## design.v

```verilog
`timescale 1ns / 1ps
module receiver #(parameter clks_per_bit = 50)(
  input clk,
  input rst_n,
  input din,
  output reg [7:0] dout,
  output reg valid
    );
  reg [3:0] state;
  reg [13:0] counter1;
  reg [3:0] counter2;
  parameter IDLE = 3'b000;
  parameter START_BIT = 3'b001;
  parameter DATA_BIT = 3'b010;
  parameter STOP_BIT = 3'b011;
  always @(posedge clk) begin
  if(!rst_n) begin
    dout <= 0;
    valid <= 0;
    state <= 0;
    counter1 <= 0;
    counter2 <= 0;
  end
  else
  case(state)
  IDLE: begin
    counter1 <= 0;
    counter2 <= 0;
    valid <= 1'b0;
    if(din == 1'b0) begin
      state <= START_BIT;
    end
    else begin
      state <= IDLE;
    end  
  end
  START_BIT: begin
    if(counter1 < clks_per_bit/2) begin
      counter1 <= counter1+1;
      state <= START_BIT; 
    end
    else begin
      counter1 <= 0;
      state <= DATA_BIT;
    end
  end
  DATA_BIT: begin
    if(counter1 <= clks_per_bit)begin
      counter1 <= counter1+1;
      state <= DATA_BIT;
    end
    else begin
      counter1 <= 0;
      if(counter2 <= 4'b0111)begin
        dout[counter2] <= din;
        counter2 <= counter2+1;
      end
      else begin
        counter2 <= 0;
        state <= STOP_BIT;
      end
    end
  end
  STOP_BIT: begin
  if (din == 1'b1) begin
    if(counter1 <= clks_per_bit)begin
      valid <= 1'b0;
      counter1 <= counter1+1;
      state <= STOP_BIT;
    end
    else begin
      valid <= 1'b1;
      state <= IDLE;
    end
  end
  else begin
    state <= STOP_BIT;
  end
 end 
  endcase
  end  
endmodule
`timescale 1ns / 1ps
module transmitter #(parameter clks_per_bit = 50)(
  input clk,
  input rst_n,
  input valid,
  input [7:0] din,
  output reg dout,
  output reg done,
  output reg tx_busy,
  output reg valid_test
    );
  reg [3:0] state;
  reg [13:0] counter1;
  reg [3:0] counter2;
  reg [7:0] r_din;
  parameter IDLE = 3'b000;
  parameter START_BIT = 3'b001;
  parameter DATA_BIT = 3'b010;
  parameter STOP_BIT = 3'b011;
  always @(posedge clk) begin
    if(!rst_n) begin
      dout <= 0;
      done <= 0;
      tx_busy <= 0;
      valid_test <= 0;
      state <= 0;
      counter1 <= 0;
      counter2 <= 0;
      r_din <= 0;
    end
    else
    case (state)
    IDLE: begin
      counter2 <= 0;
      dout <= 1'b1;
      counter1 <= 0;
      done <= 0;
      valid_test = 0;
        if(valid) begin 
          state <= START_BIT;
          r_din <= din;
          tx_busy <= 1;
        end
        else begin
          state <= IDLE;
        end 
    end   
    START_BIT: begin
      if(counter1 <= clks_per_bit-1) begin
        counter1 <= counter1 + 1;
        state <= START_BIT;
      end
      else begin
        dout <= 1'b0;
        counter1 <= 0;
        state <= DATA_BIT;
      end
    end
    DATA_BIT: begin
      if(counter1 <= clks_per_bit-1) begin
        counter1 <= counter1 + 1;
        state <= DATA_BIT; 
      end 
      else begin
        counter1 <= 0;
        if(counter2 <= 4'b0111) begin
            dout <= r_din[counter2];
            counter2 <= counter2 + 1;
            state <= DATA_BIT;
          end 
          else begin
            counter2 <= 0;
            state <= STOP_BIT;
          end
      end        
    end    
    STOP_BIT: begin
      if(counter1 <= clks_per_bit-1) begin
        dout <= 1'b1;
        counter1 <= counter1 + 1;
        done <= 1'b0; 
        state <= STOP_BIT;
      end
      else begin
        counter1 <= 0;
        done <= 1'b1; 
        state <= IDLE;
        tx_busy <= 0;
      end
    end
    endcase  
  end  
endmodule
`timescale 1ns / 1ps
module connection_receiver_master(
  input clk,
  input rst_n,
  input valid_tx,
  input [7:0] dout,
  input pready,
  output reg [1:0] pselx_m,
  output reg [31:0] pwdata_m,
  output reg [31:0] paddr_m,
  output reg pwrite_m,
  output reg valid
    );
  reg [2:0] state;
  reg [2:0] count1;
  reg [2:0] count2;
  parameter IDLE = 3'b000;
  parameter SEL = 3'b001;
  parameter WR_EN = 3'b010;
  parameter DATA = 3'b011;
  parameter ADDR = 3'b100;
  parameter WAIT = 3'b101;
always @(posedge clk) begin
if(!rst_n) begin
  pselx_m <= 0;
  pwdata_m <= 0;
  paddr_m <= 0;
  pwrite_m <= 0;
  valid <= 0;
  state <= 0;
  count1 <= 0;
  count2 <= 0;
end
else
case(state)
IDLE: begin
  pselx_m <= 0;
  pwdata_m <= 0;
  paddr_m <= 0;
  pwrite_m <= 0;
  valid <= 0;
  count1 <= 0;
  count2 <= 0; 
  state <= SEL;           
end
SEL: begin
  if(valid_tx == 1'b1) begin
    pselx_m <= dout[1:0];
    state <= WR_EN;
  end
  else
    state <= SEL;
end
WR_EN: begin
  if(valid_tx == 1'b1)begin
    pwrite_m <= dout[0];
    state <= DATA; 
  end
  else
    state <= WR_EN;  
end
DATA: begin
  if(valid_tx == 1'b1) begin 
    if(count1 < 3)begin
      pwdata_m[32-(count1*8)-1 -:8] <= dout;
      count1 <= count1+1;
      state <= DATA;  
    end else begin
      pwdata_m[32-(count1*8)-1 -:8] <= dout;
      count1 <= 0;
      state <= ADDR;  
    end
  end
end
ADDR: begin
  if(valid_tx == 1'b1) begin
    if(count2 < 3)begin
      paddr_m[32-(count2*8)-1 -:8] <= dout;
      count2 <= count2+1; 
      state <= ADDR;
      valid <= 1'b0;
    end else begin
      paddr_m[32-(count2*8)-1 -:8] <= dout;
      count2 <= 0;
      valid <= 1'b1;
      state <= WAIT;      
    end
  end 
 end
WAIT: begin
    valid <= 0;
    if(pready) begin
      state <= IDLE;
    end
end 
endcase
end   
endmodule
`timescale 1ns / 1ps
module apb_master(
  input pclk,
  input prst_n,
  input pwrite_m,
  input [31:0] pwdata_m,
  input [31:0] paddr_m,
  input [1:0] pselx_m,
  input pready,  
  input valid,
  output pwrite_s,
  output [1:0] pselx_s,
  output reg penable,
  output [31:0] paddr_s,
  output [31:0] pwdata_s
    );
  reg [31:0] paddr_reg;
  reg pwrite_reg;
  reg [31:0] pwdata_reg;
  reg [1:0] pselx_reg;
  parameter IDLE = 2'b00;
  parameter SETUP = 2'b01;
  parameter ACCESS = 2'b10;
  reg [1:0] state;
always @(posedge pclk) begin
if(!prst_n) begin
  paddr_reg <= 0;
  pwrite_reg <= 0;
  pwdata_reg <= 0;
  pselx_reg <= 0;
  penable <= 0;
  state <= IDLE;
end
else
case(state)
IDLE: begin
  pselx_reg <= 0;
  penable <= 0;
    if(valid)begin
      state <= SETUP;
    end
    else
    state <= IDLE;
end
SETUP: begin
  pselx_reg <= pselx_m;
  penable <= 1'b0;
  state <= ACCESS;
end
ACCESS: begin
    penable <= 1'b1;
    if(pwrite_m == 1) begin   
      paddr_reg <= paddr_m;
      pwrite_reg <= pwrite_m;
      pwdata_reg <= pwdata_m;
    end
    if(pready) begin
     state <= IDLE;
     penable <= 1'b0;
    end
    else begin
      state <= ACCESS;
    end
end
endcase
end
  assign paddr_s = paddr_reg;
  assign pwrite_s = pwrite_reg;
  assign pwdata_s = pwdata_reg;
  assign pselx_s = pselx_reg;
endmodule
module demux_slave(
  input clk,
  input [1:0] sel,
  input [31:0] data,
  input [31:0] addr,
  output [65:0] psel_s1,
  output [65:0] psel_s2
);
assign psel_s1 = (sel == 2'b10)? {data, sel, addr} : 66'd0;
assign psel_s2 = (sel == 2'b01)? {data, sel, addr} : 66'd0;
endmodule
module mux_pready(
  input clk,
  input rst_n,
  input [1:0] sel,
  input pready_mas1,
  input pready_mas2,
  output reg pready
  );
  always @(posedge clk) begin
    if (!rst_n)
        pready <= 0;
    else if (sel == 2'b10)
        pready <= pready_mas1;
    else
        pready <= pready_mas2;
  end
  endmodule
module slave(
input penable,
input [31:0] pwdata_in,
input clk,
input rst_n,
input [1:0] psel,
input pready_tr_in,
input pwrite,
input [31:0] addr,
output reg [31:0] pwdata_out,
output reg valid_fsm,
output reg pready_out,
output reg [31:0] addr_out
);
reg [1:0] state;
  parameter IDLE = 2'b00;
  parameter NEXT = 2'b01;
  parameter WAIT_FOR_COMPLETION = 2'b10;
  parameter CLEANUP = 2'b11;
always @(posedge clk) begin
  if(!rst_n) begin
    pwdata_out <= 0;
    valid_fsm <= 0;
    pready_out <= 0;
    addr_out <= 0;
    state <= IDLE;
  end
  else
  case (state) 
  IDLE: begin
    pwdata_out <= 0;
    valid_fsm <= 0;
    pready_out <= 0;
    addr_out <= 0; 
      if(penable == 1'b1) begin
        state <= NEXT;
      end
   end   
  NEXT: begin   
          if(pwrite == 1'b1) begin
            pwdata_out <= pwdata_in;
            addr_out <= addr;
            valid_fsm <= 1'b1;
            pready_out <= 1'b1;  
            state <= WAIT_FOR_COMPLETION;
          end  
  end
  WAIT_FOR_COMPLETION: begin
        if (pready_out)
          state <= CLEANUP;  
  end
  CLEANUP: begin
     valid_fsm <= 1'b0;
     pready_out <= 0;
     state <= IDLE;
  end
  endcase
end    
endmodule
module connection_slave2_transmitter(
  input [31:0] data_in_s,
  input clk,
  input rst_n,
  input valid_fsm_s,
  input done,
  input tx_busy,
  input [31:0] addr_s,
  output reg valid,
  output reg [7:0] data_out,
  output reg pready_slave,
  output reg [31:0] addr_out
    );
   reg [3:0] counter;
   reg [1:0] state;
    always @(posedge clk) begin
      if(!rst_n) begin
        valid <= 0;
        data_out <= 0;
        pready_slave <= 0;
        addr_out <= 0;
        counter <= 0;
        state <= 0;
      end
      else
      case(state)
        0: begin
          valid <= 1'b0;
          pready_slave <= 1'b0;
          if(valid_fsm_s) begin
            state <= 1;
          end
          else begin
            state <= 0;
          end
        end
        1: begin
          addr_out <= addr_s;
          if(counter < 3) begin
            data_out <= data_in_s[32-(counter*8)-1 -:8];
            counter <= counter+1; 
            valid <= 1'b1;
            state <= 2;
          end
          else begin
            data_out <= data_in_s[32-(counter*8)-1 -:8];
            counter <= 0; 
            state <= 0;
          end
        end
        2: begin
          valid <= 1'b0;
          if(done) begin
            pready_slave <= 1'b1;
            state <= 1;
          end
          else begin
            state <= 2;
            pready_slave <= 1'b0;
          end
        end
       endcase      
    end
endmodule
`timescale 1ns / 1ps
module top(
  input clk,
  input rst_n,
  input din_rx,
  output dout_tx_s1,
  output dout_tx_s2,
  output [31:0] addr_tx_s1,
  output [31:0] addr_tx_s2
    );
  wire [7:0] dout_rx;
  wire valid_rx;
  wire [1:0] sel;
  wire [31:0] data;
  wire [31:0] addr_rx;
  wire en;
  wire valid_master;
  wire penable;
  wire pwrite_slave;
  wire pready_fsm;
  wire [1:0] psel_slave;
  wire pready_master;
  wire valid_slave;
  wire [31:0] addr_slave;
  wire test_valid;
  wire [31:0] din_tx;
  wire [31:0] data_fsm1;
  wire [31:0] data_fsm2;
  wire valid_fsm_s1;
  wire valid_fsm_s2;
  wire valid_tx;
  wire [7:0] data_tx;
  wire dout_tx_in;
  wire done;
  wire [31:0] addr_fsm1;
  wire [31:0] addr_fsm2;
  wire tx_busy;
  wire [65:0] psel_slave1;
  wire [65:0] psel_slave2;
  wire valid_tx2;
  wire [7:0] data_tx2;
  wire done2;
  wire tx_busy2;
  wire pready_fsm2;
  wire pready_fsm1;
  wire pready_fsm_mas;
  receiver dut0(
  .clk(clk),
  .rst_n(rst_n),
  .din(din_rx),
  .dout(dout_rx),
  .valid(valid_rx)
  );
  connection_receiver_master dut1(
  .clk(clk),
  .rst_n(rst_n),
  .valid_tx(valid_rx),
  .dout(dout_rx),
  .pselx_m(sel),
  .pwdata_m(data),
  .paddr_m(addr_rx),
  .pwrite_m(en),
  .pready(pready_fsm_mas),
  .valid(valid_master)
  );
  apb_master dut2(
  .pclk(clk),
  .prst_n(rst_n),
  .pwrite_m(en),
  .pwdata_m(data),
  .paddr_m(addr_rx),
  .pselx_m(sel),
  .pready(pready_fsm_mas),
  .valid(valid_master),
  .pwrite_s(pwrite_slave),
  .pselx_s(psel_slave),
  .penable(penable),
  .paddr_s(addr_slave),
  .pwdata_s(din_tx)
  );
  demux_slave dut3(
  .clk(clk),
  .sel(psel_slave),
  .data(din_tx),
  .addr(addr_slave),
  .psel_s1(psel_slave1),
  .psel_s2(psel_slave2)
  );
  mux_pready dut4(
  .clk(clk),
  .rst_n(rst_n),
  .sel(psel_slave),
  .pready(pready_fsm_mas),
  .pready_mas1(pready_fsm1),
  .pready_mas2(pready_fsm2)
  );
  slave dut5 (
  .penable(penable),
  .pwdata_in(psel_slave1[65:34]),
  .clk(clk),
  .rst_n(rst_n),
  .addr(psel_slave1[31:0]),
  .psel(psel_slave1[33:32]),
  .pready_tr_in(),
  .pwdata_out(data_fsm1),
  .valid_fsm(valid_fsm_s1),
  .pready_out(),
  .pwrite(pwrite_slave),
  .addr_out(addr_fsm1)
  );
  slave dut6 (
  .penable(penable),
  .pwdata_in(psel_slave2[65:34]),
  .clk(clk),
  .rst_n(rst_n),
  .addr(psel_slave2[31:0]),
  .psel(psel_slave2[33:32]),
  .pready_tr_in(),
  .pwdata_out(data_fsm2),
  .valid_fsm(valid_fsm_s2),
  .pready_out(),
  .pwrite(pwrite_slave),
  .addr_out(addr_fsm2)
  );
  connection_slave2_transmitter dut7(
  .data_in_s(data_fsm1),
  .clk(clk),
  .rst_n(rst_n),
  .addr_s(addr_fsm1),
  .valid_fsm_s(valid_fsm_s1),
  .valid(valid_tx),
  .data_out(data_tx),
  .done(done),
  .addr_out(addr_tx_s1),
  .tx_busy(tx_busy),
  .pready_slave(pready_fsm1)
    );
  connection_slave2_transmitter dut8(
  .data_in_s(data_fsm2),
  .clk(clk),
  .rst_n(rst_n),
  .addr_s(addr_fsm2),
  .valid_fsm_s(valid_fsm_s2),
  .valid(valid_tx2),
  .data_out(data_tx2),
  .done(done2),
  .addr_out(addr_tx_s2),
  .tx_busy(tx_busy2),
  .pready_slave(pready_fsm2)
    );    
  transmitter dut9(
  .clk(clk),
  .rst_n(rst_n),
  .valid(valid_tx),
  .din(data_tx),
  .dout(dout_tx_s1),
  .valid_test(),
  .tx_busy(tx_busy),
  .done(done)
  );
  transmitter dut10(
  .clk(clk),
  .rst_n(rst_n),
  .valid(valid_tx2),
  .din(data_tx2),
  .dout(dout_tx_s2),
  .valid_test(),
  .tx_busy(tx_busy2),
  .done(done2)
  );
endmodule
```

## run.sh

```bash
#!/bin/bash
# the make line also repeats each setting of config.mk as NAME=value (left out here)
make -C /OpenROAD-flow-scripts/flow DESIGN_CONFIG=/design/flow/config.mk WORK_HOME=/design/flow/orfs CLKGATE_MAP_FILE= finish
```

## config.mk

```make
export PLATFORM = sky130hd
export DESIGN_NAME = top
export DESIGN_NICKNAME = top
export VERILOG_FILES = /design/flow/design.v
export SDC_FILE = /design/flow/constraint.sdc
export NUM_CORES = 4
export LEC_CHECK = 0
export ABC_AREA = 1
export CAP_MARGIN = 5
export CELL_PAD_IN_SITES_DETAIL_PLACEMENT = 2
export CELL_PAD_IN_SITES_GLOBAL_PLACEMENT = 2
export CORE_MARGIN = 3
export CORE_UTILIZATION = 40
export CTS_CLUSTER_SIZE = 36
export GPL_ROUTABILITY_DRIVEN = 1
export GPL_TIMING_DRIVEN = 0
export HOLD_SLACK_MARGIN = -0.01
export MAX_ROUTING_LAYER = met4
export MIN_ROUTING_LAYER = met1
export PLACE_DENSITY_LB_ADDON = 0.11
export SETUP_SLACK_MARGIN = 1.21
export SLEW_MARGIN = 30
export TNS_END_PERCENT = 85
```

## constraint.sdc

```tcl
create_clock -name core_clock -period 5.0 [get_ports {clk}]
set_input_delay 1.0000 -clock core_clock [delete_from_list [all_inputs] [get_ports {clk}]]
set_output_delay 1.0000 -clock core_clock [all_outputs]
set_load 0.01 [all_outputs]
```

==> results.sh, run 1 <==
# implementation run metrics
export IMPL_switching_share_pct=23.3
export IMPL_syn_to_final_growth_pct=16.9
export IMPL_most_common_cell="nand2_1"
export IMPL_grt_overflow_total=0
export IMPL_grt_pass1_vias=21600
export IMPL_crit_top_cell="nand2_1"
export IMPL_synth_warnings=7
export IMPL_holdPathEnd="dut6.state[3]"
export IMPL_antenna_found_initial=5
export IMPL_finalSetupTns_ns=0
export IMPL_fmax_mhz=279
export IMPL_crit_buf_inv=3
export IMPL_fin_cells=3515
export IMPL_tool_warnings=47
export IMPL_gp_congestion=0.873
export IMPL_clk_power_mw=4.05
export IMPL_status="complete, no violations"
export IMPL_regToRegSetupSlack_ns=1.41
export IMPL_dieArea_sq_um=52900
export IMPL_first_pass_iters=5
export IMPL_ios=69
export IMPL_async_reset_ff_share_pct=0
export IMPL_crit_fanout=10
export IMPL_clock_sinks=483
export IMPL_clockRootBuffer="clkbuf_16"
export IMPL_wl_um=82600
export IMPL_cp_num_cells=23
export IMPL_clock_path_buffers=3
export IMPL_p_seq_mw=3.87
export IMPL_ys_seq_share_pct=48.2
export IMPL_fp_dieH_um=230
export IMPL_grtUsageTotal_pct=31.1
export IMPL_max_slew_margin_rel_pct=28.6
export IMPL_combPwrFrac_pct=2.7
export IMPL_cap_violations=0
export IMPL_p_per_area_nw_per_um2=347
export IMPL_ys_cells=2679
export IMPL_die_w_um=230
export IMPL_fp_nets=2716
export IMPL_common_cells="nand2_1, dfxtp_1, nor2_1"
export IMPL_worst_setup_path_start_kind="flop"
export IMPL_tritoncts="done"
export IMPL_r2r_end="dut1.pwdata_m[31]"
export IMPL_clk_pin_slew_ns=0.06
export IMPL_fill_cells=5608
export IMPL_adder_share_pct=2.12
export IMPL_critPathSlowestCell="dfxtp_4"
export IMPL_synth_area_top_cells="dfxtp_1, nand2_1, a21oi_1"
export IMPL_setup_violations=0
export IMPL_edf_count=0
export IMPL_first_iter_violations=1288
export IMPL_fin_nets=2844
export IMPL_placed_cells=3411
export IMPL_pwr_share_clk_pct=49.7
export IMPL_grt_pass1_wl_um=126000
export IMPL_fin_crit_sh_pct=71.8
export IMPL_internal_power_mw=6.25
export IMPL_hold_class="reg -> reg"
export IMPL_final_core_util_pct=47.6
export IMPL_power_combinational_mw=0.220
export IMPL_synth_top_area_share_pct=48.2
export IMPL_leakage_nw=8.80
export IMPL_clock_skew_ns=0.0117
export IMPL_ant_nets=0
export IMPL_rsz0062_at_grt="true"
export IMPL_slew_viol_final=0
export IMPL_r2r_start="dut1.count1[0]"
export IMPL_hold_path_startpoint="dut6.state[1]"
export IMPL_dp_hpwl_um=57100
export IMPL_startpoint="dut1.count1[0]"
export IMPL_synth_cell_area_sq_um=20100
export IMPL_crit_family="simple AND/OR/NAND/NOR gates"
export IMPL_post_synth_cell_area_avg_sq_um=7.49
export IMPL_drcViolationCount=0
export IMPL_power_frac_seq_pct=47.6
export IMPL_setup_worst_path_end="dut1.pwdata_m[31]"
export IMPL_critPathMaxStageDelay_ns=0.40
export IMPL_row_count=81
export IMPL_worstPathArrival_ns=4.13
export IMPL_top_power_group="the clock network"
export IMPL_topCombFamilyByArea="simple AND/OR/NAND/NOR gates"
export IMPL_synth_main_ff_cell="dfxtp_1"
export IMPL_cts_buffers=54
export IMPL_syn_inst=2679
export IMPL_mi_logic_area_sq_um=9150
export IMPL_ys_sh_simple_pct=24.8
export IMPL_synthAoiAreaFrac_pct=17.3
export IMPL_holdPathStages=2
export IMPL_critical_path_class="reg -> reg"
export IMPL_muxShareOfSynthArea_pct=0.150
export IMPL_vias=19800
export IMPL_crit_chain="inv_4 -> ha_1 -> inv_1 -> nand2_2 -> a21oi_2 -> nand3_1 -> ha_1 -> nor2_2 -> nand2_2 -> nor2_1 -> nand4_1 -> nand2_1 -> nand2_1 -> nand2_1 -> nand3_2 -> nor2_1 -> nand3_1 -> nor2_4 -> buf_6 -> nand3_1 -> nand2_1 -> nand2_1 -> a21oi_2"
export IMPL_insertion_delay_ns=0.61
export IMPL_yosysChipArea_sq_um=20100
export IMPL_ir_drop_mv=0.243
export IMPL_wl_per_cell_um=23.5
export IMPL_fp_util_pct=40.8
export IMPL_synth_cell_types=53
export IMPL_ff_latch_area_sq_um=9680
export IMPL_core_region_area_sq_um=49300
export IMPL_io_buffer_count=68
export IMPL_ys_ff=483
export IMPL_end_kind="flop"
export IMPL_r2r_cells=23
export IMPL_htree_levels=2
export IMPL_grt_start_max_net_pins=14
export IMPL_synth_top_cell_by_area="dfxtp_1"
export IMPL_viasPerCell=5.64
export IMPL_hold_slack_ns=0.440
export IMPL_critPathRequiredTime_ns=5.54
export IMPL_xor_area_share_pct=0.829
export IMPL_switchingPower_mw=1.90
export IMPL_fin_crit_ns=3.59
export IMPL_tightest_slew_ns=1.07
export IMPL_hold_viol_final=0
-- cell type report --
class | instances | area share (%)
Buffer | 149 | 2.59
Clock buffer | 79 | 6.76
Multi-Input combinational cell | 1856 | 39.0
Clock inverter | 17 | 0.725
Inverter | 191 | 3.08
Sequential cell | 483 | 41.2
Tap cell | 664 | 3.54
Timing Repair Buffer | 72 | 3.06
Antenna cell | 4 | 0.0427
-- metrics by stage --
stage,power (mW),setup slack [ns],instance area (sq um)
detailed placement,4.17,1.00,21600
global route,8.36,1.12,23500
finish,8.14,1.41,23500
global placement,4.16,1.21,21600
CTS,8.17,1.18,23400
floorplan,4.07,1.81,20100
-- routing by layer --
layer	global-route usage (%)	routed length, um
met1	37.9	35200
met2	53.3	40900
met3	4.67	3820
met4	9.74	2690
met5	-	0
-- what timing repair did --
item                                    4_1_cts  5_1_grt
hold buffers                                  0        0
hold endpoints to repair                      0        0
buffers inserted                              2        1
pin swaps                                     2        2
endpoints found under the setup margin       46       54
gates resized                                 3       18
==> inputs of run 2 (changes only) <==
- CAP_MARGIN: 5 -> 20
- CELL_PAD_IN_SITES_DETAIL_PLACEMENT: 2 -> default
- CELL_PAD_IN_SITES_GLOBAL_PLACEMENT: 2 -> default
- CORE_MARGIN: 3 -> 2
- CORE_UTILIZATION: 40 -> 66
- CTS_CLUSTER_DIAMETER: default -> 392
- CTS_CLUSTER_SIZE: 36 -> default
- GPL_ROUTABILITY_DRIVEN: 1 -> default
- GPL_TIMING_DRIVEN: 0 -> 1
- HOLD_SLACK_MARGIN: -0.01 -> 0.29
- PLACE_DENSITY_LB_ADDON: 0.11 -> default
- SETUP_SLACK_MARGIN: 1.21 -> default
- SLEW_MARGIN: 30 -> 20
- TNS_END_PERCENT: 85 -> default
- clock period: 5.0 -> 2.27 ns (I/O delays scaled with it)
==> results.sh, run 2 <==
# implementation run metrics
export IMPL_status="complete, but fails checks"
export IMPL_so_faults="negative setup slack"
export IMPL_tool_warnings=51
export IMPL_syn_to_final_growth_pct=20.9
export IMPL_synth_top_area_share_pct=48.2
export IMPL_grt_overflow_total=0
export IMPL_worst_setup_path_start_kind="flop"
export IMPL_fin_cells=3213
export IMPL_setup_violations=64
export IMPL_placed_cells=3112
export IMPL_ys_sh_simple_pct=24.8
export IMPL_gp_congestion=0.882
export IMPL_holdPathEnd="dut6.state[3]"
export IMPL_clk_power_mw=7.80
export IMPL_clk_pin_slew_ns=0.06
export IMPL_crit_buf_inv=3
export IMPL_clock_skew_ns=0.0180
export IMPL_switching_share_pct=21.1
export IMPL_muxShareOfSynthArea_pct=0.150
export IMPL_io_buffer_count=68
export IMPL_fin_nets=2826
export IMPL_power_combinational_mw=0.409
export IMPL_power_mw=16.7
export IMPL_leakage_nw=9.33
export IMPL_p_seq_mw=8.53
export IMPL_r2r_cells=22
export IMPL_fin_crit_ns=3.04
export IMPL_ys_cells=2679
export IMPL_die_w_um=178
export IMPL_fmax_mhz=329
export IMPL_core_region_area_sq_um=29800
export IMPL_critPathMaxStageDelay_ns=0.37
export IMPL_hold_path_startpoint="dut6.state[1]"
export IMPL_synth_main_ff_cell="dfxtp_1"
export IMPL_r2r_end="dut1.pwdata_m[16]"
export IMPL_ys_ff=483
export IMPL_grt_pass1_vias=17600
export IMPL_edf_count=0
export IMPL_post_synth_cell_area_avg_sq_um=7.49
export IMPL_critical_path_class="reg -> reg"
export IMPL_clockRootBuffer="clkbuf_16"
export IMPL_common_cells="nand2_1, dfxtp_1, nor2_1"
export IMPL_xor_area_share_pct=0.829
export IMPL_combPwrFrac_pct=2.4
export IMPL_adder_share_pct=2.12
export IMPL_worstPathArrival_ns=3.48
export IMPL_viasPerCell=5.90
export IMPL_dp_hpwl_um=35000
export IMPL_grt_start_max_net_pins=112
export IMPL_async_reset_ff_share_pct=0
export IMPL_slew_viol_final=0
export IMPL_cap_violations=0
export IMPL_fill_cells=1976
export IMPL_holdPathStages=2
export IMPL_ff_latch_area_sq_um=9680
export IMPL_fp_nets=2716
export IMPL_setup_worst_path_end="dut1.pwdata_m[16]"
export IMPL_crit_family="simple AND/OR/NAND/NOR gates"
export IMPL_insertion_delay_ns=0.56
export IMPL_synth_top_cell_by_area="dfxtp_1"
export IMPL_wl_per_cell_um=16.9
export IMPL_hold_class="reg -> reg"
export IMPL_topCombFamilyByArea="simple AND/OR/NAND/NOR gates"
export IMPL_antenna_found_initial=0
export IMPL_clock_path_buffers=3
export IMPL_fin_crit_sh_pct=134
export IMPL_finalSetupTns_ns=-35.22
export IMPL_pwr_share_clk_pct=46.6
export IMPL_vias=19000
export IMPL_wl_um=54200
export IMPL_synth_cell_types=53
export IMPL_htree_levels=2
export IMPL_crit_chain="inv_8 -> ha_4 -> inv_2 -> nand2_2 -> a21oi_2 -> nand3_1 -> ha_4 -> nor2_4 -> nand2_2 -> nor2_2 -> nand4_1 -> nand2_1 -> nand2_1 -> nand2_1 -> nand3_2 -> nor3_4 -> nand3_2 -> buf_12 -> nor2_2 -> nor2_1 -> nand2_1 -> a21oi_2"
export IMPL_max_slew_margin_rel_pct=39.1
export IMPL_crit_fanout=16
export IMPL_grtUsageTotal_pct=34.5
export IMPL_cts_buffers=47
export IMPL_ios=69
export IMPL_critPathRequiredTime_ns=2.71
export IMPL_synth_warnings=7
export IMPL_most_common_cell="nand2_1"
export IMPL_place_ws_ns=-0.757
export IMPL_rsz0062_at_grt="true"
export IMPL_clock_sinks=483
export IMPL_fp_dieH_um=178
export IMPL_startpoint="dut1.count1[0]"
export IMPL_fin_ws_ns=-0.769
export IMPL_r2r_start="dut1.count1[0]"
export IMPL_antenna_cells=0
export IMPL_mi_logic_area_sq_um=9690
export IMPL_power_frac_seq_pct=51.0
export IMPL_first_pass_iters=6
export IMPL_crit_top_cell="nand2_1"
export IMPL_p_per_area_nw_per_um2=690
export IMPL_end_kind="flop"
export IMPL_yosysChipArea_sq_um=20100
export IMPL_syn_inst=2679
export IMPL_drcViolationCount=0
export IMPL_hold_viol_final=0
export IMPL_first_iter_violations=2119
export IMPL_internal_power_mw=13.2
export IMPL_cp_num_cells=22
export IMPL_final_core_util_pct=81.4
export IMPL_grt_pass1_wl_um=87300
export IMPL_synth_area_top_cells="dfxtp_1, nand2_1, a21oi_1"
export IMPL_tightest_slew_ns=0.912
export IMPL_row_count=63
export IMPL_switchingPower_mw=3.54
export IMPL_ys_seq_share_pct=48.2
export IMPL_fp_util_pct=67.4
export IMPL_synth_cell_area_sq_um=20100
export IMPL_critPathSlowestCell="dfxtp_4"
export IMPL_ir_drop_mv=0.639
export IMPL_ant_nets=0
export IMPL_dieArea_sq_um=31800
export IMPL_regToRegSetupSlack_ns=-0.77
export IMPL_synthAoiAreaFrac_pct=17.3
export IMPL_tritoncts="done"
export IMPL_top_power_group="sequential cells"
[run 2: stage by stage]
stage / instance area (sq um) / hold WS, ns
after floorplan: 20300 / 0.408
after global placement: 22000 / 0.415
after global routing: 24300 / 0.447
final: 24300 / 0.431
after detailed placement: 22000 / 0.422
after CTS: 24000 / 0.432
[run 2: area by class of cell]
type / count / share of cell area (%)
multi-input combinational: 1856 / 39.9
timing repair buffer: 207 / 8.54
sequential: 483 / 39.9
clock inverter: 10 / 0.392
inverter: 191 / 3.10
clock buffer: 73 / 6.08
timing repair inverter: 3 / 0.0773
tap: 390 / 2.01
[run 2: timing repair]
item                                   CTS  global route
setup buffers                           11             7
endpoints found under the hold margin    1             0
cloned                                   4             4
resized                                 61            72
pin swaps                               19            45
setup endpoints to repair               64            72
hold buffers                             1             0
[run 2: metal layers]
layer	vias up	global-route usage, %	wire (um)
met3	128	4.50	3800
met4	0	12.2	1840
met5	-	-	0
met1	8903	45.7	23300
li1	9150	-	-
met2	775	54.5	25300
==> inputs of run 3 (changes only) <==
- CORE_ASPECT_RATIO: default -> 0.5
- CORE_UTILIZATION: 66 -> 72
- CTS_CLUSTER_DIAMETER: 392 -> default
- CTS_CLUSTER_SIZE: default -> 98
- GPL_TIMING_DRIVEN: 1 -> default
- HOLD_SLACK_MARGIN: 0.29 -> default
- MAX_ROUTING_LAYER: met4 -> default
- MIN_ROUTING_LAYER: met1 -> default
- PLACE_DENSITY: default -> 0.6
- clock period: 2.27 -> 3.54 ns (I/O delays scaled with it)
==> results.sh, run 3 <==
# implementation run metrics
export IMPL_gp_congestion=0.925
export IMPL_ir_drop_mv=0.413
export IMPL_startpoint="dut1.count1[0]"
export IMPL_async_reset_ff_share_pct=0
export IMPL_post_synth_cell_area_avg_sq_um=7.49
export IMPL_cp_num_cells=22
export IMPL_first_iter_violations=2192
export IMPL_ys_seq_share_pct=48.2
export IMPL_syn_to_final_growth_pct=12.3
export IMPL_clock_sinks=483
export IMPL_cts_buffers=40
export IMPL_die_w_um=240
export IMPL_crit_fanout=7
export IMPL_max_slew_margin_rel_pct=33.2
export IMPL_r2r_cells=22
export IMPL_switchingPower_mw=2.25
export IMPL_wl_um=51000
export IMPL_fp_nets=2716
export IMPL_synth_cell_types=53
export IMPL_grtUsageTotal_pct=34.2
export IMPL_switching_share_pct=21.5
export IMPL_tritoncts="done"
export IMPL_fp_util_pct=72.9
export IMPL_hold_buffers=0
export IMPL_combPwrFrac_pct=2.2
export IMPL_drcViolationCount=0
export IMPL_setup_worst_path_end="dut1.pwdata_m[31]"
export IMPL_adder_share_pct=2.12
export IMPL_tool_warnings=46
export IMPL_ys_cells=2679
export IMPL_ys_sh_simple_pct=24.8
export IMPL_crit_buf_inv=3
export IMPL_fp_dieH_um=122
export IMPL_crit_top_cell="nand2_1"
export IMPL_core_region_area_sq_um=27500
export IMPL_antenna_found_initial=0
export IMPL_critical_path_class="reg -> reg"
export IMPL_fin_crit_sh_pct=94.3
export IMPL_wl_per_cell_um=16.5
export IMPL_place_ws_ns=0.113
export IMPL_synth_top_area_share_pct=48.2
export IMPL_top_power_group="sequential cells"
export IMPL_synth_area_top_cells="dfxtp_1, nand2_1, a21oi_1"
export IMPL_fin_crit_ns=3.34
export IMPL_clockRootBuffer="clkbuf_16"
export IMPL_clk_pin_slew_ns=0.07
export IMPL_r2r_end="dut1.pwdata_m[31]"
export IMPL_ant_nets=0
export IMPL_grt_pass1_vias=16900
export IMPL_xor_area_share_pct=0.829
export IMPL_syn_inst=2679
export IMPL_hold_viol_final=0
export IMPL_synth_cell_area_sq_um=20100
export IMPL_viasPerCell=5.93
export IMPL_row_count=43
export IMPL_io_buffer_count=68
export IMPL_fin_ws_ns=0.203
export IMPL_ios=69
export IMPL_setup_violations=0
export IMPL_pwr_share_clk_pct=45.6
export IMPL_htree_levels=2
export IMPL_p_seq_mw=5.46
export IMPL_yosysChipArea_sq_um=20100
export IMPL_clk_power_mw=4.77
export IMPL_cap_violations=0
export IMPL_leakage_nw=8.62
export IMPL_fin_nets=2722
export IMPL_slew_viol_final=0
export IMPL_end_kind="flop"
export IMPL_internal_power_mw=8.21
export IMPL_status="complete, no violations"
export IMPL_common_cells="nand2_1, dfxtp_1, nor2_1"
export IMPL_hold_class="reg -> reg"
export IMPL_crit_chain="inv_2 -> ha_1 -> inv_1 -> nand2_2 -> a21oi_2 -> nand3_1 -> ha_1 -> nor2_2 -> nand2_2 -> nor2_2 -> nand4_1 -> nand2_1 -> nand2_1 -> nand2_1 -> nand3_2 -> nor3_4 -> nand4_1 -> buf_4 -> nand2_1 -> nand2_1 -> nand2_1 -> a21oi_2"
export IMPL_postLayoutCellArea_sq_um=22500
export IMPL_dp_hpwl_um=32600
export IMPL_r2r_start="dut1.count1[0]"
export IMPL_muxShareOfSynthArea_pct=0.150
export IMPL_topCombFamilyByArea="simple AND/OR/NAND/NOR gates"
export IMPL_grt_pass1_wl_um=82000
export IMPL_fill_cells=1914
export IMPL_synth_main_ff_cell="dfxtp_1"
export IMPL_grt_overflow_total=0
export IMPL_critPathSlowestCell="dfxtp_1"
export IMPL_crit_family="simple AND/OR/NAND/NOR gates"
export IMPL_clock_path_buffers=3
export IMPL_power_combinational_mw=0.232
export IMPL_synth_top_cell_by_area="dfxtp_1"
export IMPL_hold_path_startpoint="dut5.state[1]"
export IMPL_edf_count=0
export IMPL_vias=18400
export IMPL_critPathMaxStageDelay_ns=0.34
export IMPL_antenna_cells=0
export IMPL_holdPathStages=2
export IMPL_grt_start_max_net_pins=96
export IMPL_most_common_cell="nand2_1"
export IMPL_synthAoiAreaFrac_pct=17.3
export IMPL_dieArea_sq_um=29300
export IMPL_tightest_slew_ns=1.00
export IMPL_final_core_util_pct=81.8
export IMPL_post_dp_cell_area_sq_um=21000
export IMPL_power_frac_seq_pct=52.2
export IMPL_synth_warnings=7
export IMPL_fmax_mhz=300
export IMPL_p_per_area_nw_per_um2=464
export IMPL_critPathRequiredTime_ns=3.97
export IMPL_worst_setup_path_start_kind="flop"
export IMPL_ys_ff=483
export IMPL_clock_skew_ns=0.0245
export IMPL_regToRegSetupSlack_ns=0.20
export IMPL_insertion_delay_ns=0.56
export IMPL_first_pass_iters=6
export IMPL_holdPathEnd="dut5.state[3]"
export IMPL_worstPathArrival_ns=3.76
-- run 3: repair_timing --
action	CTS	global route
setup buffers	0	5
setup endpoints to repair	0	40
gates resized	0	15
-- run 3: metrics by stage --
| stage | total power, mW | hold WS (ns) | cells | setup TNS (ns) |
|---|---|---|---|---|
| 2_1_floorplan | 5.75 | 0.408 | 2679 | 0 |
| 3_3_place_gp | 5.81 | 0.415 | 3020 | 0 |
| 3_5_place_dp | 5.82 | 0.422 | 3020 | 0 |
| 4_1_cts | 10.5 | 0.432 | 3093 | 0 |
| 5_1_grt | 10.7 | 0.450 | 3098 | -0.0825 |
| 6_report | 10.5 | 0.430 | 3098 | 0 |
-- run 3: cell type report --
type | count | area [sq um] | area share [%]
inverters | 191 | 726 | 3.22
clock buffers | 54 | 1120 | 4.99
clock inverters | 19 | 279 | 1.24
well taps | 382 | 478 | 2.12
repair buffers | 113 | 1090 | 4.84
flip-flops and latches | 483 | 9670 | 42.9
multi-input cells | 1856 | 9180 | 40.7
-- run 3: per-layer routing --
metal	track usage, %	vias up	wire length [um]
li1	-	8909	-
met1	45.4	8586	21900
met2	56.7	770	23800
met3	6.10	109	4010
met4	12.0	0	1310
met5	0	-	0
==> inputs of run 4 (changes only) <==
- ABC_AREA: 1 -> default
- CORE_ASPECT_RATIO: 0.5 -> default
- CORE_UTILIZATION: 72 -> 40
- CTS_CLUSTER_SIZE: 98 -> default
- clock period: 3.54 -> 7.14 ns (I/O delays scaled with it)
==> results.sh, run 4 <==
# implementation run metrics
export IMPL_status="complete, no violations"
export IMPL_hold_buffers=0
export IMPL_fmax_mhz=249
export IMPL_async_reset_ff_share_pct=0
export IMPL_top_power_group="sequential cells"
export IMPL_setup_violations=0
export IMPL_io_buffer_count=68
export IMPL_cts_resized=0
export IMPL_htree_levels=2
export IMPL_edf_count=0
export IMPL_power_mw=5.33
export IMPL_tritoncts="done"
export IMPL_fp_dieH_um=219
export IMPL_dp_hpwl_um=26600
export IMPL_xor_area_share_pct=0.969
export IMPL_finalSetupTns_ns=0
export IMPL_crit_top_cell="ha_1"
export IMPL_fill_cells=4383
export IMPL_crit_family="simple AND/OR/NAND/NOR gates"
export IMPL_leakage_nw=7.48
export IMPL_insertion_delay_ns=0.59
export IMPL_cp_num_cells=11
export IMPL_ios=69
export IMPL_setup_worst_path_end="dut1.pwdata_m[24]"
export IMPL_critical_path_class="reg -> reg"
export IMPL_syn_to_final_growth_pct=14.7
export IMPL_common_cells="dfxtp_1, nor2_1, nand2_1"
export IMPL_power_combinational_mw=0.0679
export IMPL_p_seq_mw=2.70
export IMPL_synth_top_cell_by_area="dfxtp_1"
export IMPL_place_ws_ns=3.06
export IMPL_most_common_cell="dfxtp_1"
export IMPL_holdPathEnd="dut2.pwdata_reg[8]"
export IMPL_postLayoutCellArea_sq_um=21200
export IMPL_tool_warnings=46
export IMPL_critPathRequiredTime_ns=7.67
export IMPL_internal_power_mw=4.20
export IMPL_vias=14100
export IMPL_hold_path_startpoint="dut1.pwdata_m[8]"
export IMPL_antenna_cells=0
export IMPL_antenna_found_initial=0
export IMPL_crit_fanout=12
export IMPL_fin_crit_sh_pct=56.3
export IMPL_wl_um=43500
export IMPL_synthAoiAreaFrac_pct=16.5
export IMPL_synth_cell_area_sq_um=18500
export IMPL_final_core_util_pct=46.6
export IMPL_post_dp_cell_area_sq_um=19500
export IMPL_ys_sh_simple_pct=17.7
export IMPL_worstPathArrival_ns=4.55
export IMPL_clock_sinks=483
export IMPL_topCombFamilyByArea="simple AND/OR/NAND/NOR gates"
export IMPL_drcViolationCount=0
export IMPL_fp_util_pct=40.6
export IMPL_gp_congestion=0.814
export IMPL_clk_power_mw=2.56
export IMPL_die_w_um=219
export IMPL_synth_warnings=7
export IMPL_first_iter_violations=1194
export IMPL_synth_main_ff_cell="dfxtp_1"
export IMPL_hold_slack_ns=0.450
export IMPL_ys_cells=1982
export IMPL_pwr_share_clk_pct=48.0
export IMPL_hold_viol_final=0
export IMPL_fin_ws_ns=3.12
export IMPL_ys_seq_share_pct=52.4
export IMPL_crit_buf_inv=1
export IMPL_grt_start_max_net_pins=124
export IMPL_critPathMaxStageDelay_ns=0.65
export IMPL_combPwrFrac_pct=1.3
export IMPL_cap_violations=0
export IMPL_grt_pass1_vias=13500
export IMPL_max_slew_margin_rel_pct=28.9
export IMPL_wl_per_cell_um=16.6
export IMPL_synth_area_top_cells="dfxtp_1, nor2_1, a22oi_1"
export IMPL_clockRootBuffer="clkbuf_16"
export IMPL_ff_latch_area_sq_um=9670
export IMPL_ir_drop_mv=0.217
export IMPL_crit_chain="inv_1 -> ha_1 -> nor2_1 -> nand2b_1 -> ha_1 -> or3b_1 -> a2111oi_2 -> and4b_1 -> nor4_1 -> nor2b_1 -> a22o_1"
export IMPL_switchingPower_mw=1.13
export IMPL_yosysChipArea_sq_um=18500
export IMPL_synth_top_area_share_pct=52.4
export IMPL_grt_pass1_wl_um=71200
export IMPL_first_pass_iters=5
export IMPL_dieArea_sq_um=47900
export IMPL_post_synth_cell_area_avg_sq_um=9.32
export IMPL_holdPathStages=2
export IMPL_startpoint="dut1.count1[0]"
export IMPL_end_kind="flop"
export IMPL_grtUsageTotal_pct=18.3
export IMPL_r2r_cells=11
export IMPL_syn_inst=1982
export IMPL_viasPerCell=5.36
export IMPL_clock_skew_ns=0.0186
export IMPL_ant_nets=0
export IMPL_cts_buffers=50
export IMPL_grt_overflow_total=0
export IMPL_tightest_slew_ns=1.06
export IMPL_synth_cell_types=70
export IMPL_fp_nets=2019
export IMPL_switching_share_pct=21.2
export IMPL_muxShareOfSynthArea_pct=6.52
export IMPL_ys_ff=483
export IMPL_slew_viol_final=0
export IMPL_clock_path_buffers=3
export IMPL_power_frac_seq_pct=50.7
export IMPL_mi_logic_area_sq_um=8180
export IMPL_cts_setup_buffers=0
export IMPL_r2r_end="dut1.pwdata_m[24]"
export IMPL_hold_class="reg -> reg"
export IMPL_core_region_area_sq_um=45500
export IMPL_p_per_area_nw_per_um2=252
export IMPL_fin_cells=2624
export IMPL_critPathSlowestCell="dfxtp_1"
export IMPL_row_count=78
export IMPL_adder_share_pct=2.30
export IMPL_fin_nets=2022
export IMPL_fin_crit_ns=4.02
export IMPL_r2r_start="dut1.count1[0]"
export IMPL_worst_setup_path_start_kind="flop"
export IMPL_clk_pin_slew_ns=0.06
export IMPL_rsz0062_at_grt="false"
export IMPL_regToRegSetupSlack_ns=3.12
export IMPL_placed_cells=2533
-- run 4: cell type report --
type | instances | area share (%)
clock buffer | 77 | 7.10
clock inverter | 14 | 0.532
inverter | 47 | 0.869
multi-input combinational | 1323 | 38.6
sequential | 483 | 45.7
tap | 600 | 3.55
timing repair buffer | 80 | 3.62
-- run 4: layer usage --
layer  share of wire [%]  global-route usage (%)  up-vias
li1                    -                       -     6970
met1                  46                    24.4     6746
met2                  47                    30.4      279
met3                 4.2                    2.67       81
met4                 2.4                    6.28        0
met5                   0                       0        -
==> inputs of run 5 (changes only) <==
- CELL_PAD_IN_SITES_DETAIL_PLACEMENT: default -> 0
- CORE_UTILIZATION: 40 -> 28
- CTS_CLUSTER_DIAMETER: default -> 326
- GPL_TIMING_DRIVEN: default -> 0
- MIN_ROUTING_LAYER: default -> met2
- PLACE_DENSITY: 0.6 -> 0.67
- SETUP_SLACK_MARGIN: default -> -0.07
- clock period: 7.14 -> 4.68 ns (I/O delays scaled with it)
==> results.sh, run 5 <==
# implementation run metrics
export IMPL_place_ws_ns=0.851
export IMPL_rsz0062_at_grt="false"
export IMPL_synth_cell_area_sq_um=18500
export IMPL_muxShareOfSynthArea_pct=6.52
export IMPL_most_common_cell="dfxtp_1"
export IMPL_edf_count=0
export IMPL_synthAoiAreaFrac_pct=16.5
export IMPL_hold_slack_ns=0.446
export IMPL_dp_hpwl_um=33800
export IMPL_die_w_um=261
export IMPL_power_combinational_mw=0.143
export IMPL_fin_cells=3005
export IMPL_xor_area_share_pct=0.969
export IMPL_regToRegSetupSlack_ns=0.63
export IMPL_fp_util_pct=28.2
export IMPL_r2r_start="dut1.count2[0]"
export IMPL_clk_power_mw=4.16
export IMPL_grt_overflow_total=0
export IMPL_ys_cells=1982
export IMPL_fp_dieH_um=261
export IMPL_switching_share_pct=22.6
export IMPL_crit_top_cell="ha_1"
export IMPL_row_count=94
export IMPL_post_synth_cell_area_avg_sq_um=9.32
export IMPL_crit_buf_inv=3
export IMPL_max_slew_margin_rel_pct=20.9
export IMPL_synth_area_top_cells="dfxtp_1, nor2_1, a22oi_1"
export IMPL_ys_ff=483
export IMPL_crit_chain="clkbuf_1 -> inv_1 -> ha_1 -> clkbuf_2 -> xnor2_1 -> nand2_1 -> ha_1 -> nand3b_1 -> nand3_1 -> o2111ai_1 -> nor4_4 -> a22o_1"
export IMPL_ios=69
export IMPL_synth_top_cell_by_area="dfxtp_1"
export IMPL_critical_path_class="reg -> reg"
export IMPL_wl_per_cell_um=17.3
export IMPL_setup_worst_path_end="dut1.paddr_m[26]"
export IMPL_grtUsageTotal_pct=22.5
export IMPL_drcViolationCount=0
export IMPL_fin_ws_ns=0.626
export IMPL_ant_nets=0
export IMPL_holdPathEnd="dut2.pwdata_reg[31]"
export IMPL_cap_violations=0
export IMPL_critPathMaxStageDelay_ns=0.75
export IMPL_power_frac_seq_pct=48.9
export IMPL_cts_setup_buffers=0
export IMPL_placed_cells=2914
export IMPL_first_iter_violations=3586
export IMPL_ys_sh_simple_pct=17.7
export IMPL_r2r_cells=12
export IMPL_common_cells="dfxtp_1, nor2_1, nand2_1"
export IMPL_p_seq_mw=4.12
export IMPL_wl_um=52000
export IMPL_fin_crit_sh_pct=86.6
export IMPL_syn_inst=1982
export IMPL_worstPathArrival_ns=4.62
export IMPL_fin_crit_ns=4.05
export IMPL_tritoncts="done"
export IMPL_clk_pin_slew_ns=0.06
export IMPL_worst_setup_path_start_kind="flop"
export IMPL_r2r_end="dut1.paddr_m[26]"
export IMPL_first_pass_iters=9
export IMPL_io_buffer_count=67
export IMPL_dieArea_sq_um=68000
export IMPL_hold_buffers=0
export IMPL_pwr_share_clk_pct=49.4
export IMPL_synth_top_area_share_pct=52.4
export IMPL_leakage_nw=7.64
export IMPL_core_region_area_sq_um=65500
export IMPL_fp_nets=2019
export IMPL_yosysChipArea_sq_um=18500
export IMPL_cp_num_cells=12
export IMPL_synth_cell_types=70
export IMPL_ys_seq_share_pct=52.4
export IMPL_slew_viol_final=0
export IMPL_syn_to_final_growth_pct=18.9
export IMPL_p_per_area_nw_per_um2=384
export IMPL_top_power_group="the clock network"
export IMPL_adder_share_pct=2.30
export IMPL_critPathRequiredTime_ns=5.25
export IMPL_gp_congestion=0.860
export IMPL_combPwrFrac_pct=1.7
export IMPL_clock_path_buffers=3
export IMPL_async_reset_ff_share_pct=0
export IMPL_hold_path_startpoint="dut1.pwdata_m[31]"
export IMPL_synth_main_ff_cell="dfxtp_1"
export IMPL_htree_levels=2
export IMPL_viasPerCell=6.77
export IMPL_setup_violations=0
export IMPL_clockRootBuffer="clkbuf_16"
export IMPL_clock_sinks=483
export IMPL_startpoint="dut1.count2[0]"
export IMPL_cts_resized=0
export IMPL_synth_warnings=7
export IMPL_switchingPower_mw=1.90
export IMPL_fill_cells=6649
export IMPL_internal_power_mw=6.52
export IMPL_tightest_slew_ns=1.19
export IMPL_critPathSlowestCell="nor4_4"
export IMPL_hold_class="reg -> reg"
export IMPL_clock_skew_ns=0.0515
export IMPL_power_mw=8.42
export IMPL_insertion_delay_ns=0.63
export IMPL_finalSetupTns_ns=0
export IMPL_grt_start_max_net_pins=15
export IMPL_status="complete, no violations"
export IMPL_crit_family="simple AND/OR/NAND/NOR gates"
export IMPL_tool_warnings=44
export IMPL_grt_pass1_wl_um=79600
export IMPL_hold_viol_final=0
export IMPL_fmax_mhz=247
export IMPL_antenna_found_initial=0
export IMPL_vias=20300
export IMPL_crit_fanout=10
export IMPL_cts_buffers=48
export IMPL_holdPathStages=2
export IMPL_ir_drop_mv=0.278
export IMPL_grt_pass1_vias=21600
export IMPL_end_kind="flop"
export IMPL_topCombFamilyByArea="simple AND/OR/NAND/NOR gates"
export IMPL_fin_nets=2137
==> run 5: cell type report <==
class,count,area [sq um],share of cell area (%)
antenna,1,2.50,0.0114
buffer,129,500,2.28
clock buffer,70,1440,6.58
clock inverter,20,255,1.16
inverter,47,176,0.804
multi-input combinational,1323,8140,37.1
sequential,483,9670,44.1
tap,864,1080,4.93
timing repair buffer,68,678,3.09
==> run 5: metrics by stage <==
| step | instance area [sq um] | utilization, % |
|---|---|---|
| final | 21900 | 33.5 |
| after global routing | 21900 | 33.5 |
| after CTS | 21900 | 33.5 |
| after detailed placement | 20200 | 30.9 |
| after global placement | 20200 | 30.9 |
| after floorplan | 18500 | - |
==> run 5: metal layers <==
| layer | part of all wire, % | global-route usage (%) | wire [um] | vias to the layer above |
|---|---|---|---|---|
| met5 | 1.1 | 7.76 | 594 | - |
| met4 | 9.5 | 4.87 | 4920 | 19 |
| met3 | 42 | 31.2 | 21600 | 546 |
| met2 | 48 | 25.7 | 24900 | 5483 |
| met1 | 0 | - | 0 | 7165 |
| li1 | - | - | - | 7135 |
==> inputs of run 6 (changes only) <==
- ABC_AREA: default -> 1
- CELL_PAD_IN_SITES_DETAIL_PLACEMENT: 0 -> default
- CORE_UTILIZATION: 28 -> 72
- CTS_CLUSTER_DIAMETER: 326 -> default
- CTS_CLUSTER_SIZE: default -> 98
- GPL_TIMING_DRIVEN: 0 -> default
- MIN_ROUTING_LAYER: met2 -> default
- PLACE_DENSITY: 0.67 -> 0.6
- SETUP_SLACK_MARGIN: -0.07 -> 0.54
- clock period: 4.68 -> 4.32 ns (I/O delays scaled with it)
==> results.sh, run 6 <==
# implementation run metrics
export IMPL_antenna_found_initial=0
export IMPL_clockRootBuffer="clkbuf_16"
export IMPL_xor_area_share_pct=0.829
export IMPL_setup_worst_path_end="dut1.pwdata_m[19]"
export IMPL_antenna_cells=0
export IMPL_htree_levels=2
export IMPL_die_w_um=171
export IMPL_p_per_area_nw_per_um2=392
export IMPL_fp_nets=2716
export IMPL_r2r_cells=18
export IMPL_dp_hpwl_um=32900
export IMPL_internal_power_mw=7.00
export IMPL_worstPathArrival_ns=3.94
export IMPL_first_pass_iters=6
export IMPL_pwr_share_clk_pct=47.4
export IMPL_grt_pass1_vias=16800
export IMPL_fin_ws_ns=0.803
export IMPL_synthAoiAreaFrac_pct=17.3
export IMPL_switchingPower_mw=1.88
export IMPL_ios=69
export IMPL_critPathMaxStageDelay_ns=0.52
export IMPL_grt_overflow_total=0
export IMPL_viasPerCell=5.97
export IMPL_syn_inst=2679
export IMPL_synth_warnings=7
export IMPL_worst_setup_path_start_kind="flop"
export IMPL_holdPathEnd="dut6.state[3]"
export IMPL_hold_path_startpoint="dut6.state[1]"
export IMPL_topCombFamilyByArea="simple AND/OR/NAND/NOR gates"
export IMPL_post_synth_cell_area_avg_sq_um=7.49
export IMPL_most_common_cell="nand2_1"
export IMPL_synth_main_ff_cell="dfxtp_1"
export IMPL_ys_seq_share_pct=48.2
export IMPL_synth_cell_types=53
export IMPL_ir_drop_mv=0.380
export IMPL_combPwrFrac_pct=2.1
export IMPL_power_frac_seq_pct=50.5
export IMPL_tritoncts="done"
export IMPL_core_region_area_sq_um=27600
export IMPL_synth_top_cell_by_area="dfxtp_1"
export IMPL_edf_count=0
export IMPL_synth_cell_area_sq_um=20100
export IMPL_end_kind="flop"
export IMPL_async_reset_ff_share_pct=0
export IMPL_hold_class="reg -> reg"
export IMPL_crit_fanout=8
export IMPL_top_power_group="sequential cells"
export IMPL_fp_util_pct=72.7
export IMPL_critical_path_class="reg -> reg"
export IMPL_ys_sh_simple_pct=24.8
export IMPL_r2r_end="dut1.pwdata_m[19]"
export IMPL_grt_pass1_wl_um=82600
export IMPL_crit_family="simple AND/OR/NAND/NOR gates"
export IMPL_synth_area_top_cells="dfxtp_1, nand2_1, a21oi_1"
export IMPL_setup_violations=0
export IMPL_insertion_delay_ns=0.56
export IMPL_startpoint="dut1.count1[0]"
export IMPL_cts_buffers=47
export IMPL_status="complete, no violations"
export IMPL_crit_top_cell="nand2_1"
export IMPL_grtUsageTotal_pct=34.3
export IMPL_clk_power_mw=4.21
export IMPL_finalSetupTns_ns=0
export IMPL_hold_viol_final=0
export IMPL_ant_nets=0
export IMPL_r2r_start="dut1.count1[0]"
export IMPL_first_iter_violations=2084
export IMPL_critPathSlowestCell="o21ai_0"
export IMPL_rsz0062_at_grt="false"
export IMPL_switching_share_pct=21.1
export IMPL_clock_skew_ns=0.0142
export IMPL_grt_start_max_net_pins=166
export IMPL_crit_buf_inv=1
export IMPL_clock_path_buffers=3
export IMPL_vias=18500
export IMPL_max_slew_margin_rel_pct=34.4
export IMPL_ys_cells=2679
export IMPL_muxShareOfSynthArea_pct=0.150
export IMPL_yosysChipArea_sq_um=20100
export IMPL_tool_warnings=49
export IMPL_power_combinational_mw=0.187
export IMPL_fp_dieH_um=171
export IMPL_wl_um=51500
export IMPL_fin_crit_sh_pct=81.4
export IMPL_row_count=61
export IMPL_wl_per_cell_um=16.6
export IMPL_fin_nets=2719
export IMPL_adder_share_pct=2.12
export IMPL_slew_viol_final=0
export IMPL_synth_top_area_share_pct=48.2
export IMPL_cap_violations=0
export IMPL_holdPathStages=2
export IMPL_crit_chain="o21ai_0 -> nand4_1 -> ha_1 -> nor2_2 -> nand2_1 -> nor2_1 -> nand4_1 -> nand2_1 -> nand2_1 -> nand2_1 -> nand3_2 -> nor3_4 -> buf_4 -> nand3_4 -> nor2_1 -> nor2_1 -> nand2_1 -> a21oi_1"
export IMPL_clk_pin_slew_ns=0.06
export IMPL_p_seq_mw=4.48
export IMPL_gp_congestion=0.949
export IMPL_io_buffer_count=68
export IMPL_drcViolationCount=0
export IMPL_fin_crit_ns=3.52
export IMPL_ys_ff=483
export IMPL_tightest_slew_ns=0.977
export IMPL_critPathRequiredTime_ns=4.74
export IMPL_fmax_mhz=284
export IMPL_leakage_nw=8.66
export IMPL_syn_to_final_growth_pct=12.7
export IMPL_common_cells="nand2_1, dfxtp_1, nor2_1"
export IMPL_place_ws_ns=0.419
export IMPL_cp_num_cells=18
export IMPL_clock_sinks=483
export IMPL_dieArea_sq_um=29200
export IMPL_regToRegSetupSlack_ns=0.80
==> run 6: area by class of cell <==
| cell class | count | area [sq um] |
|---|---|---|
| fill | 1841 | 5000 |
| clock buffer | 68 | 1400 |
| sequential | 483 | 9670 |
| inverter | 191 | 733 |
| clock inverter | 19 | 216 |
| multi-input combinational | 1858 | 9190 |
| timing repair buffer | 101 | 951 |
| tap | 378 | 473 |
==> run 6: per-stage QoR <==
stage	hold WS [ns]	cells	util, %	area, sq um	total power [mW]
floorplan	0.408	2679	-	20100	4.71
global placement	0.415	2998	75.5	20800	4.76
detailed placement	0.422	2998	75.5	20800	4.76
CTS	0.433	3085	81.3	22500	8.91
global route	0.448	3098	81.9	22600	9.12
finish	0.433	3098	81.9	22600	8.88
==> run 6: what timing repair did <==
action	in CTS	in global routing
endpoints found under the setup margin	12	48
hold buffers	0	0
resized	1	15
hold endpoints to repair	0	0
buffers inserted	0	11
pin swaps	0	6
cloned	0	2
==> run 6: per-layer routing <==
metal  GRT usage, %  routed length (um)
met5              0                   0
met3           6.15                4560
met1           47.0               21800
met4           12.5                1710
met2           54.6               23400
==> inputs of run 7 (changes only) <==
- ABC_AREA: 1 -> default
- CAP_MARGIN: 20 -> 10
- CORE_ASPECT_RATIO: default -> 0.72
- CTS_CLUSTER_DIAMETER: default -> 205
- CTS_CLUSTER_SIZE: 98 -> 35
- PLACE_DENSITY: 0.6 -> default
- SETUP_SLACK_MARGIN: 0.54 -> 1.1
- clock period: 4.32 -> 4.42 ns (I/O delays scaled with it)
==> results.sh, run 7 <==
# implementation run metrics
export IMPL_critPathMaxStageDelay_ns=0.62
export IMPL_gp_congestion=0.899
export IMPL_ios=69
export IMPL_tritoncts="done"
export IMPL_ant_nets=0
export IMPL_fp_nets=2019
export IMPL_p_per_area_nw_per_um2=322
export IMPL_synth_top_area_share_pct=52.4
export IMPL_holdPathStages=2
export IMPL_row_count=49
export IMPL_syn_inst=1982
export IMPL_htree_levels=1
export IMPL_ys_cells=1982
export IMPL_clock_skew_ns=0.0148
export IMPL_core_region_area_sq_um=25100
export IMPL_r2r_end="dut1.pwdata_m[18]"
export IMPL_async_reset_ff_share_pct=0
export IMPL_clock_path_buffers=3
export IMPL_grtUsageTotal_pct=30.4
export IMPL_edf_count=0
export IMPL_synth_top_cell_by_area="dfxtp_1"
export IMPL_switchingPower_mw=1.33
export IMPL_antenna_cells=0
export IMPL_grt_start_max_net_pins=115
export IMPL_pwr_share_clk_pct=30.3
export IMPL_switching_share_pct=20.7
export IMPL_fin_nets=2001
export IMPL_regToRegSetupSlack_ns=1.15
export IMPL_ys_ff=483
export IMPL_common_cells="dfxtp_1, nor2_1, nand2_1"
export IMPL_synth_area_top_cells="dfxtp_1, nor2_1, a22oi_1"
export IMPL_clock_sinks=483
export IMPL_viasPerCell=6.24
export IMPL_p_seq_mw=4.36
export IMPL_die_w_um=193
export IMPL_clk_pin_slew_ns=0.12
export IMPL_crit_buf_inv=1
export IMPL_critPathSlowestCell="or4b_4"
export IMPL_fin_crit_sh_pct=73.9
export IMPL_ir_drop_mv=0.407
export IMPL_wl_um=41500
export IMPL_top_power_group="sequential cells"
export IMPL_hold_path_startpoint="dut7.pready_slave"
export IMPL_critical_path_class="reg -> reg"
export IMPL_fp_util_pct=73.6
export IMPL_most_common_cell="dfxtp_1"
export IMPL_wl_per_cell_um=18.1
export IMPL_finalSetupTns_ns=0
export IMPL_clk_power_mw=1.94
export IMPL_crit_chain="clkinvlp_4 -> ha_4 -> xor2_2 -> nor2b_1 -> nand2_1 -> ha_1 -> nor3_2 -> a2111oi_4 -> and4b_2 -> or4b_4 -> nor2_8 -> a22o_2"
export IMPL_cp_num_cells=12
export IMPL_syn_to_final_growth_pct=7.97
export IMPL_hold_buffers=0
export IMPL_r2r_cells=12
export IMPL_fmax_mhz=306
export IMPL_internal_power_mw=5.09
export IMPL_insertion_delay_ns=0.54
export IMPL_adder_share_pct=2.30
export IMPL_cts_buffers=17
export IMPL_ys_sh_simple_pct=17.7
export IMPL_power_frac_seq_pct=67.9
export IMPL_startpoint="dut1.count1[0]"
export IMPL_first_iter_violations=1429
export IMPL_post_dp_cell_area_sq_um=19300
export IMPL_status="complete, no violations"
export IMPL_worst_setup_path_start_kind="flop"
export IMPL_dp_hpwl_um=27200
export IMPL_power_combinational_mw=0.114
export IMPL_postLayoutCellArea_sq_um=19900
export IMPL_fp_dieH_um=140
export IMPL_synth_cell_area_sq_um=18500
export IMPL_xor_area_share_pct=0.969
export IMPL_muxShareOfSynthArea_pct=6.52
export IMPL_antenna_found_initial=0
export IMPL_clockRootBuffer="clkbuf_16"
export IMPL_slew_viol_final=0
export IMPL_grt_overflow_total=0
export IMPL_tool_warnings=48
export IMPL_dieArea_sq_um=27000
export IMPL_yosysChipArea_sq_um=18500
export IMPL_fin_crit_ns=3.27
export IMPL_holdPathEnd="dut7.pready_slave"
export IMPL_max_slew_margin_rel_pct=24.8
export IMPL_critPathRequiredTime_ns=4.90
export IMPL_vias=14300
export IMPL_tightest_slew_ns=1.13
export IMPL_cap_violations=0
export IMPL_synth_cell_types=70
export IMPL_setup_violations=0
export IMPL_synthAoiAreaFrac_pct=16.5
export IMPL_fill_cells=1683
export IMPL_io_buffer_count=68
export IMPL_hold_class="reg -> reg"
export IMPL_r2r_start="dut1.count1[0]"
export IMPL_ys_seq_share_pct=52.4
export IMPL_rsz0062_at_grt="false"
export IMPL_synth_main_ff_cell="dfxtp_1"
export IMPL_first_pass_iters=6
export IMPL_crit_family="simple AND/OR/NAND/NOR gates"
export IMPL_place_ws_ns=0.318
export IMPL_hold_viol_final=0
export IMPL_grt_pass1_vias=13300
export IMPL_synth_warnings=7
export IMPL_combPwrFrac_pct=1.8
export IMPL_grt_pass1_wl_um=67200
export IMPL_fin_ws_ns=1.15
export IMPL_end_kind="flop"
export IMPL_worstPathArrival_ns=3.75
export IMPL_leakage_nw=7.01
export IMPL_power_mw=6.42
export IMPL_topCombFamilyByArea="simple AND/OR/NAND/NOR gates"
export IMPL_post_synth_cell_area_avg_sq_um=9.32
export IMPL_crit_fanout=8
export IMPL_setup_worst_path_end="dut1.pwdata_m[18]"
export IMPL_drcViolationCount=0
## run 7: cell type report
cell class | instances | area (sq um) | area share (%)
multi-input combinational | 1323 | 8340 | 41.8
inverter | 47 | 188 | 0.942
clock inverter | 1 | 8.76 | 0.0439
tap | 331 | 414 | 2.08
clock buffer | 17 | 425 | 2.13
timing repair buffer | 92 | 873 | 4.38
sequential | 483 | 9680 | 48.6
## run 7: what timing repair did
item,CTS,global route
hold endpoints to repair,0,0
buffers inserted,3,5
pin swaps,1,9
setup endpoints to repair,64,56
resized,12,18
## run 7: metal layers
metal | global-route usage (%) | part of all wire (%)
met5 | 0 | 0
met4 | 5.91 | 1.7
met3 | 3.88 | 6.7
met2 | 47.3 | 45
met1 | 45.6 | 47
## run 7: through the flow
stage | instances | utilization, % | hold slack, ns
6_report | 2294 | 79.5 | 0.463
3_5_place_dp | 2268 | 76.9 | 0.442
2_1_floorplan | 1982 | - | 0.419
4_1_cts | 2289 | 79.0 | 0.463
5_1_grt | 2294 | 79.5 | 0.480
3_3_place_gp | 2268 | 76.9 | 0.429
Power figures rest on the tool's default switching activity, not on a simulated workload.
